==> build 32: inputs <==
## adc_3008
module adc_3008(clk, rst, cs, mosi, sck, miso, start, seg0, seg1, seg2, seg3, seg4, seg5);
export LEC_CHECK = 0
export CAP_MARGIN = 20
export CORE_MARGIN = 2
export CORE_UTILIZATION = 36
export SLEW_MARGIN = 20
create_clock -name core_clock -period 12.6 [get_ports {clk}]
run.sh (not shown) runs the stock make flow with config.mk's settings and CLKGATE_MAP_FILE=.
==> build 65: changes against build 32 <==
Settings changed: ABC_AREA from default to 1, CORE_ASPECT_RATIO from default to 1.05, CORE_UTILIZATION 36 to 67, CTS_CLUSTER_DIAMETER from default to 80, CTS_CLUSTER_SIZE from default to 72.
==> flow/constraint.sdc (replaced) <==
create_clock -name core_clock -period 7.0 [get_ports {clk}]
set_input_delay 1.4000 -clock core_clock [delete_from_list [all_inputs] [get_ports {clk}]]
set_output_delay 1.4000 -clock core_clock [all_outputs]
set_load 0.01 [all_outputs]
==> trial 7: changes against build 32 <==
Settings changed: CORE_UTILIZATION 36 to 40.
==> deck_impl_summary.md <==
Run Summary

Outcome
  – Outcome: finished with violations
  – Fail Reasons: negative setup slack

Final timing
  – Final worst slack: -3.232 ns
  – Final Setup Violations: 6

Floorplan
  – Die ar.: 21,650 um2
  – Die X: 143.7 um

Final layout
  – Post-route insts no fill: 2,536

CTS
  – Worst skew pair latency: 0.44 ns

Detailed routing
  – Via Count: 15,278

Power
  – Psw: 0.0005054 W
The numbers above come from build 65.

==> deck_impl_summary.md <==
Run Summary

Outcome
  – Outcome: no timing/DRC/antenna violations

CTS
  – CTS sink cnt: 156

Yosys
  – Commonest flop: dfrtp_1

Final timing
  – Post-route clock period utilization: 94.51%
  – Final Setup Violations: 0
  – Final worst slack: 0.6912 ns

Worst setup path
  – CP max-delay cell: fa_1

Detailed routing
  – Via Count: 11,697

Floorplan
  – Die ar.: 35,980 um2
  – Die X: 189.7 um

Final layout
  – Final instance area: 15,280 um2
  – Post-route insts no fill: 2,095
The numbers above come from trial 7.

==> deck_impl_summary.md <==
Run Summary

Outcome
  – Outcome: no timing/DRC/antenna violations

CTS
  – Worst skew pair latency: 0.42 ns

Final layout
  – Post-route insts no fill: 2,155
  – Non-clock buffer share: 4.064%
  – Sequential cell area share: 25.37%

Floorplan
  – Die ar.: 39,900 um2
  – Die X: 199.7 um

Final timing
  – Final worst slack: 0.6944 ns
  – Final Setup Violations: 0
  – Post-route setup TNS: 0 ns

Worst setup path
  – Worst Path Max Fanout: 14
  – Cell family with most CP delay: AND-OR/OR-AND gates
  – Crit-path most repeated cell: inv_1

Power
  – Total Power: 0.001113 W
  – Psw: 0.0002527 W

Detailed routing
  – Via Count: 11,808
The numbers above come from build 32.



==> inputs of v6 <==
Starting RTL as in the previous note.
export LEC_CHECK = 0
export CAP_MARGIN = 20
export CORE_MARGIN = 2
export CORE_UTILIZATION = 56
export CTS_CLUSTER_SIZE = 15
export SLEW_MARGIN = 20
create_clock -name core_clock -period 9.4 [get_ports {clk}]
==> v18 (differences from v6) <==
--- a/flow/config.mk
+++ b/flow/config.mk
@@ -6,7 +6,10 @@
 export NUM_CORES = 4
 export LEC_CHECK = 0
+export ABC_AREA = 1
 export CAP_MARGIN = 20
 export CORE_MARGIN = 2
-export CORE_UTILIZATION = 56
-export CTS_CLUSTER_SIZE = 15
+export CORE_UTILIZATION = 71
+export CTS_CLUSTER_DIAMETER = 79
+export CTS_CLUSTER_SIZE = 22
+export PLACE_DENSITY = 0.38
 export SLEW_MARGIN = 20
==> flow/constraint.sdc (replaced) <==
create_clock -name core_clock -period 7.0 [get_ports {clk}]
set_input_delay 1.4000 -clock core_clock [delete_from_list [all_inputs] [get_ports {clk}]]
set_output_delay 1.4000 -clock core_clock [all_outputs]
set_load 0.01 [all_outputs]
==> v36 (differences from v6) <==
--- a/flow/config.mk
+++ b/flow/config.mk
@@ -8,5 +8,7 @@
 export CAP_MARGIN = 20
 export CORE_MARGIN = 2
-export CORE_UTILIZATION = 56
-export CTS_CLUSTER_SIZE = 15
+export CORE_UTILIZATION = 40
+export CTS_CLUSTER_DIAMETER = 385
+export CTS_CLUSTER_SIZE = 45
+export HOLD_SLACK_MARGIN = -0.1
 export SLEW_MARGIN = 20
==> flow/constraint.sdc (replaced) <==
create_clock -name core_clock -period 20.0 [get_ports {clk}]
set_input_delay 4.0000 -clock core_clock [delete_from_list [all_inputs] [get_ports {clk}]]
set_output_delay 4.0000 -clock core_clock [all_outputs]
set_load 0.01 [all_outputs]
==> comparison table <==
Status: v18 stopped before the end; v36 no timing/DRC/antenna violations; v6 finished with violations
Failing step: v18 global routing; v36 -; v6 -
Reasons for failing layout checks: v18 -; v36 -; v6 negative setup slack
Logic pwr share: v18 -; v36 0.033; v6 0.033
Proportion of cell area occupied by multi-input gates: v18 -; v36 0.596; v6 0.529
Detailed-placement wirelength estimate: v18 27.6 mm; v36 23.6 mm; v6 27.0 mm
Setup slack after placement: v18 -2.42 ns; v36 7.93 ns; v6 -1.29 ns
Final clock skew: v18 -; v36 0.0152 ns; v6 0.0145 ns
Fin crit share: v18 -; v36 0.615; v6 1.13
Worst-case hold path end point: v18 -; v36 cs; v6 cs
Share of the synthesized area in the top cell type: v18 0.281; v36 0.279; v6 0.279
Levels on crit path: v18 -; v36 41; v6 45
And-or/or-and share of the synthesized area: v18 0.119; v36 0.213; v6 0.213
Flip-flops: v18 -; v36 156; v6 156
Overall die area: v18 20500 sq um; v36 36000 sq um; v6 25900 sq um
Cell count listed in synth_stat.txt: v18 1939; v36 1615; v6 1615
Share of power burned in the clock network: v18 -; v36 0.482; v6 0.476
Final setup violation count: v18 -; v36 0; v6 2
OpenROAD warning count: v18 -; v36 67; v6 74
Post-synthesis cell area: v18 13700 sq um; v36 13800 sq um; v6 13800 sq um
Post-Route WL: v18 -; v36 31.6 mm; v6 36.6 mm
Util after Layout: v18 -; v36 0.442; v6 0.764
Wl on met1: v18 -; v36 15.1 mm; v6 17.1 mm
Kind of end point of the critical path: v18 -; v36 flop; v6 flop
Group drawing the most power: v18 -; v36 registers; v6 registers
Post-Synth Adder-Cell Area: v18 0.151; v36 0.151; v6 0.151


==> inputs of run a <==
==> flow/design.v <==
module seven_seg(en,in,seg);
input [3:0] in;
input en;
output [7:0] seg;
reg [7:0] seg;
always@(en or in)
begin
 if (!en) seg=8'b11111111;
 else case(in)
 4'd0: seg=8'b11000000;
 4'd1: seg=8'b11111001;
 4'd2: seg=8'b10100100;
 4'd3: seg=8'b10110000;
 4'd4: seg=8'b10011001;
 4'd5: seg=8'b10010010;
 4'd6: seg=8'b10000010;
 4'd7: seg=8'b11011000;
 4'd8: seg=8'b10000000;
 4'd9: seg=8'b10010000;
 default: seg=8'b11111111;
 endcase
 end
 endmodule 
module seven_seg_dot (en,in,seg);
input [3:0] in;
input en;
output [7:0] seg;
reg [7:0] seg;
always@(en or in)
begin
 if (!en) seg=8'b11111111;
 else case(in)
 4'd0: seg=8'b01000000;
 4'd1: seg=8'b01111001;
 4'd2: seg=8'b00100100;
 4'd3: seg=8'b00110000;
 4'd4: seg=8'b00011001;
 4'd5: seg=8'b00010010;
 4'd6: seg=8'b00000010;
 4'd7: seg=8'b01011000;
 4'd8: seg=8'b00000000;
 4'd9: seg=8'b00010000;
 default: seg=8'b11111111;
 endcase
 end
 endmodule 
module bcd_8421 (clk, rst, data, unit, ten, hun, thou, ten_thou, hun_thou);
input clk, rst;
input [19:0] data;
output [3:0] unit, ten, hun, thou, ten_thou, hun_thou;
reg [5:0]  cnt_shift;
reg [43:0] data_shift;  
reg        shift_sig;
reg [3:0]  unit, ten, hun, thou, ten_thou, hun_thou;
always@(posedge clk or posedge rst)
if (rst)
cnt_shift <= 5'd0;
else if (cnt_shift == 5'd21 && shift_sig == 1'b0)
cnt_shift <= 5'd0;
else if (shift_sig == 1'b0)
cnt_shift <= cnt_shift +1'b1;
else 
cnt_shift <= cnt_shift;
always@(posedge clk or posedge rst)
if (rst)
data_shift <= 44'b0;
else if (cnt_shift == 5'd0 && shift_sig == 1'b0)
data_shift <= {24'd0, data};
else if ((cnt_shift <= 5'd20) && (shift_sig == 1'b1))
begin
data_shift[23:20] <= (data_shift[23:20] > 4'b0100)?(data_shift[23:20] + 4'b0011):(data_shift[23:20]);
data_shift[27:24] <= (data_shift[27:24] > 4'b0100)?(data_shift[27:24] + 4'b0011):(data_shift[27:24]);
data_shift[31:28] <= (data_shift[31:28] > 4'b0100)?(data_shift[31:28] + 4'b0011):(data_shift[31:28]);
data_shift[35:32] <= (data_shift[35:32] > 4'b0100)?(data_shift[35:32] + 4'b0011):(data_shift[35:32]);
data_shift[39:36] <= (data_shift[39:36] > 4'b0100)?(data_shift[39:36] + 4'b0011):(data_shift[39:36]);
data_shift[43:40] <= (data_shift[43:40] > 4'b0100)?(data_shift[43:40] + 4'b0011):(data_shift[43:40]);
end
else if ((cnt_shift <= 5'd20) && (shift_sig == 1'b0))
data_shift <= data_shift << 1;
else 
data_shift <= data_shift;
always@(posedge clk or posedge rst)
if(rst == 1'b1)
shift_sig <= 1'b1;
else 
shift_sig <= ~shift_sig;
always@(posedge clk or posedge rst)
if(rst)
begin
unit <= 4'd0;
ten  <= 4'd0;
hun  <= 4'd0;
thou <= 4'd0;
ten_thou <= 4'd0;
hun_thou <= 4'd0;
end
else if (cnt_shift == 5'd21)
begin
 unit  <= data_shift[23:20];
 ten   <= data_shift[27:24];
 hun   <= data_shift[31:28];
 thou  <= data_shift[35:32];
 ten_thou <= data_shift[39:36];
 hun_thou <= data_shift[43:40];
 end
 endmodule
module adc_3008(clk, rst, cs, mosi, sck, miso, start, seg0, seg1, seg2, seg3, seg4, seg5); 
input clk, rst;
input miso;
input start;
output reg cs;
output reg mosi, sck;
output [7:0] seg0, seg1, seg2, seg3, seg4, seg5;
reg [2:0] state;     
reg [7:0] cnt_clk;   
reg [4:0] cnt_sck;   
reg [3:0] cnt_bit;   
reg [2:0] cnt_byte; 
reg rd_sig;          
reg [10:0] data_reg; 
reg [9:0] data_out;  
reg send_data_sig;   
reg [31:0] cnt;      
reg start_sig;       
wire [3:0] unit;
wire [3:0] ten; 
wire [3:0] hun; 
wire [3:0] thou; 
wire [3:0] ten_thou;
wire [3:0] hun_thou;
wire [19:0] data_bcd;
wire [19:0] data_bcd_vol;
assign data_bcd = {10'b0, data_out};
assign data_bcd_vol = (data_bcd*20'd479)/20'd1023;
parameter [2:0] INTIAL = 3'd0,
                WAIT_START = 3'd1,
                WRITE = 3'd2,
		READ = 3'd3,
		WAIT_END = 3'd4,
		END = 3'd5;
parameter WR_IN = 11'b000001_10010;
parameter cnt_clk_max = 8'd219;
parameter cnt_max = 32'd1_999;
always@(posedge clk or posedge rst)
if (rst)
cnt <= 32'd0;
else if (cnt == cnt_max)
cnt <= 32'd0;
else if (start == 1'b1)
cnt <= cnt + 1'b1;
always@(posedge clk or posedge rst)
if (rst)
start_sig <= 1'b0;
else if (start == 1'b1 && cnt == cnt_max)  
start_sig <= 1'b1;
else 
start_sig <= 1'b0;
always@(posedge clk or posedge rst)
if (rst)
state <= INTIAL;
else 
case(state)
INTIAL: if (start_sig == 1'b1)
        state <= WAIT_START;
		  else 
		  state <= INTIAL;
WAIT_START: if (cnt_byte == 3'd0 && cnt_clk == cnt_clk_max)
            state <= WRITE;
            else 
            state <= WAIT_START;			
WRITE: if (cnt_byte == 3'd1 && cnt_clk == cnt_clk_max)
       state <= READ;
	   else 
	   state <= WRITE;
READ: if (cnt_byte == 3'd2 && cnt_clk == cnt_clk_max)
      state <= WAIT_END;
      else 
      state <= READ;	  
WAIT_END: if (cnt_byte == 3'd3 && cnt_clk == cnt_clk_max)
          state <= END;
		    else 
		    state <= WAIT_END;
END: if (cnt_byte == 3'd4 && cnt_clk == cnt_clk_max)
     state <= INTIAL;
     else 
     state <= END;
default: state <= INTIAL;
endcase
always@(posedge clk or posedge rst)
if (rst)
cnt_clk <= 8'd0;
else if (state == INTIAL)
cnt_clk <= 8'd0;
else if (cnt_clk == cnt_clk_max) 
cnt_clk <= 8'd0;
else if (state != INTIAL)
cnt_clk <= cnt_clk + 1'b1;
always@(posedge clk or posedge rst)
if (rst)
cnt_byte <= 3'd0;
else if (cnt_byte == 3'd4 && cnt_clk == cnt_clk_max)
cnt_byte <= 3'd0;
else if (cnt_clk == cnt_clk_max)
cnt_byte <= cnt_byte + 1'b1;
always@(posedge clk or posedge rst)
if (rst)
cnt_sck <= 5'd0;
else if (state == WRITE && cnt_byte == 3'd1 && cnt_sck == 5'd19)
cnt_sck <= 5'd0;
else if (state ==READ && cnt_byte == 3'd2 && cnt_sck == 5'd19)
cnt_sck <= 5'd0;
else if (state == WRITE && cnt_byte == 3'd1)
cnt_sck <= cnt_sck + 1'b1;
else if (state ==READ && cnt_byte == 3'd2)
cnt_sck <= cnt_sck + 1'b1;
else 
cnt_sck <= 1'b0;
always@(posedge clk or posedge rst)
if (rst)
sck <= 1'b0;
else if (cnt_sck == 5'd0 && cnt_byte == 3'd3)
sck <= 1'b0;
else if (cnt_sck == 5'd0 && cnt_byte == 3'd1 && cnt_bit >= 4'd5)
sck <= 1'b0;
else if (cnt_sck == 5'd10 && cnt_byte == 3'd1 && cnt_bit >= 4'd5)
sck <= 1'b1;
else if (cnt_sck == 5'd0 && cnt_byte == 3'd2)
sck <= 1'b0;
else if (cnt_sck == 5'd10 && cnt_byte == 3'd2)
sck <= 1'b1;
else 
sck <= sck;
always@(posedge clk or posedge rst)
if (rst)
cnt_bit <= 4'd0;
else if (cnt_bit == 4'd10 && cnt_sck == 5'd10)
cnt_bit <= 4'd0;
else if (cnt_sck == 5'd10)
cnt_bit <= cnt_bit + 1'b1;
always@(posedge clk or posedge rst)
if (rst)
cs <= 1'b1;
else if (start_sig == 1'b1)
cs <= 1'b0;
else if (cnt_byte == 3'd3 && cnt_clk == cnt_clk_max && state == WAIT_END)
cs <= 1'b1;
always@(posedge clk or posedge rst)
if (rst)
mosi <= 1'b0;
else if (state == WRITE && cnt_byte == 4'd1 && cnt_sck == 5'd0)
mosi <= WR_IN[10-cnt_bit];
else if (state != WRITE)
mosi <= 1'b0;
always@(posedge clk or posedge rst)
if (rst)
rd_sig <= 1'b0;
else if (state == READ && cnt_byte == 4'd2 && cnt_sck == 5'd9)
rd_sig <= 1'b1;
else 
rd_sig <= 1'b0;
always@(posedge clk or posedge rst)
if (rst)
data_reg <= 11'd0;
else if (rd_sig == 1'b1)
data_reg <= {data_reg[9:0], miso};
always@(posedge clk or posedge rst)
if (rst)
send_data_sig <= 1'b0;
else if (cnt_byte == 4'd2 && cnt_clk == cnt_clk_max)
send_data_sig <= 1'b1;
else 
send_data_sig <= 1'b0;
always@(posedge clk or posedge rst)
if (rst)
data_out <= 10'd0;
else if (send_data_sig == 1'b1)
data_out <= data_reg[9:0];
else 
data_out <= data_out;
bcd_8421 bcd_8421_inst(
.clk(clk), 
.rst(rst), 
.data(data_bcd_vol), 
.unit(unit), 
.ten(ten), 
.hun(hun), 
.thou(thou), 
.ten_thou(ten_thou), 
.hun_thou(hun_thou)
);
seven_seg s0(
.en(1'b1),
.in(unit), 
.seg(seg0));
seven_seg s1(
.en(1'b1),
.in(ten), 
.seg(seg1));
seven_seg_dot s2(
.en(1'b1),
.in(hun), 
.seg(seg2));
seven_seg s3(
.en(1'b1),
.in(thou), 
.seg(seg3));
seven_seg s4(
.en(1'b1),
.in(ten_thou), 
.seg(seg4));
seven_seg s5(
.en(1'b1),
.in(hun_thou), 
.seg(seg5));
endmodule
==> flow/run.sh <==
#!/bin/bash
# the make line also repeats each setting of config.mk as NAME=value (left out here)
make -C /OpenROAD-flow-scripts/flow DESIGN_CONFIG=/design/flow/config.mk WORK_HOME=/design/flow/orfs CLKGATE_MAP_FILE= finish
==> flow/config.mk <==
export PLATFORM = sky130hd
export DESIGN_NAME = adc_3008
export DESIGN_NICKNAME = adc_3008
export VERILOG_FILES = /design/flow/design.v
export SDC_FILE = /design/flow/constraint.sdc
export NUM_CORES = 4
export LEC_CHECK = 0
export ABC_AREA = 1
export CAP_MARGIN = 20
export CORE_MARGIN = 2
export CORE_UTILIZATION = 72
export CTS_CLUSTER_DIAMETER = 27
export CTS_CLUSTER_SIZE = 72
export GPL_ROUTABILITY_DRIVEN = 0
export MAX_ROUTING_LAYER = met4
export PLACE_DENSITY_LB_ADDON = 0.01
export SETUP_SLACK_MARGIN = 0.65
export SLEW_MARGIN = 20
==> flow/constraint.sdc <==
create_clock -name core_clock -period 10.1 [get_ports {clk}]
set_input_delay 2.0200 -clock core_clock [delete_from_list [all_inputs] [get_ports {clk}]]
set_output_delay 2.0200 -clock core_clock [all_outputs]
set_load 0.01 [all_outputs]
==> run b (differences from run a) <==
- CORE_UTILIZATION: 72 -> 66
- CTS_CLUSTER_DIAMETER: 27 -> 79
- CTS_CLUSTER_SIZE: 72 -> not set
- GPL_ROUTABILITY_DRIVEN: 0 -> not set
- MAX_ROUTING_LAYER: met4 -> not set
- PLACE_DENSITY_LB_ADDON: 0.01 -> not set
- SETUP_SLACK_MARGIN: 0.65 -> not set
==> flow/constraint.sdc (replaced) <==
create_clock -name core_clock -period 7.0 [get_ports {clk}]
set_input_delay 1.4000 -clock core_clock [delete_from_list [all_inputs] [get_ports {clk}]]
set_output_delay 1.4000 -clock core_clock [all_outputs]
set_load 0.01 [all_outputs]
==> notes <==
Run b finished with setup timing left. Run a finished but fails on setup timing. Clock skew: run a is higher than run b (0.0041 ns). Between run a and run b, the lower cell area is in run a (gap about 8%, measured against run b). Against run a, the die size of run b is higher by 8.8%. In sequential cell count, run a and run b do not differ. Of run a and run b, run a has the higher register-to-register slack (gap 2.1 ns). Against run b, the non-clock buffer count of run a is lower by 173. Between run b and run a, the lower critical path depth is in run b (gap 3). In run b the combinational power is larger than in run a, by about 50%. Between run b and run a, the lower maximum frequency is in run a (gap 10%, measured against run a). Between run b and run a, the lower via count is in run b (gap 2.3%, measured against run a).
Power figures rest on the tool's default switching activity, not on a simulated workload.
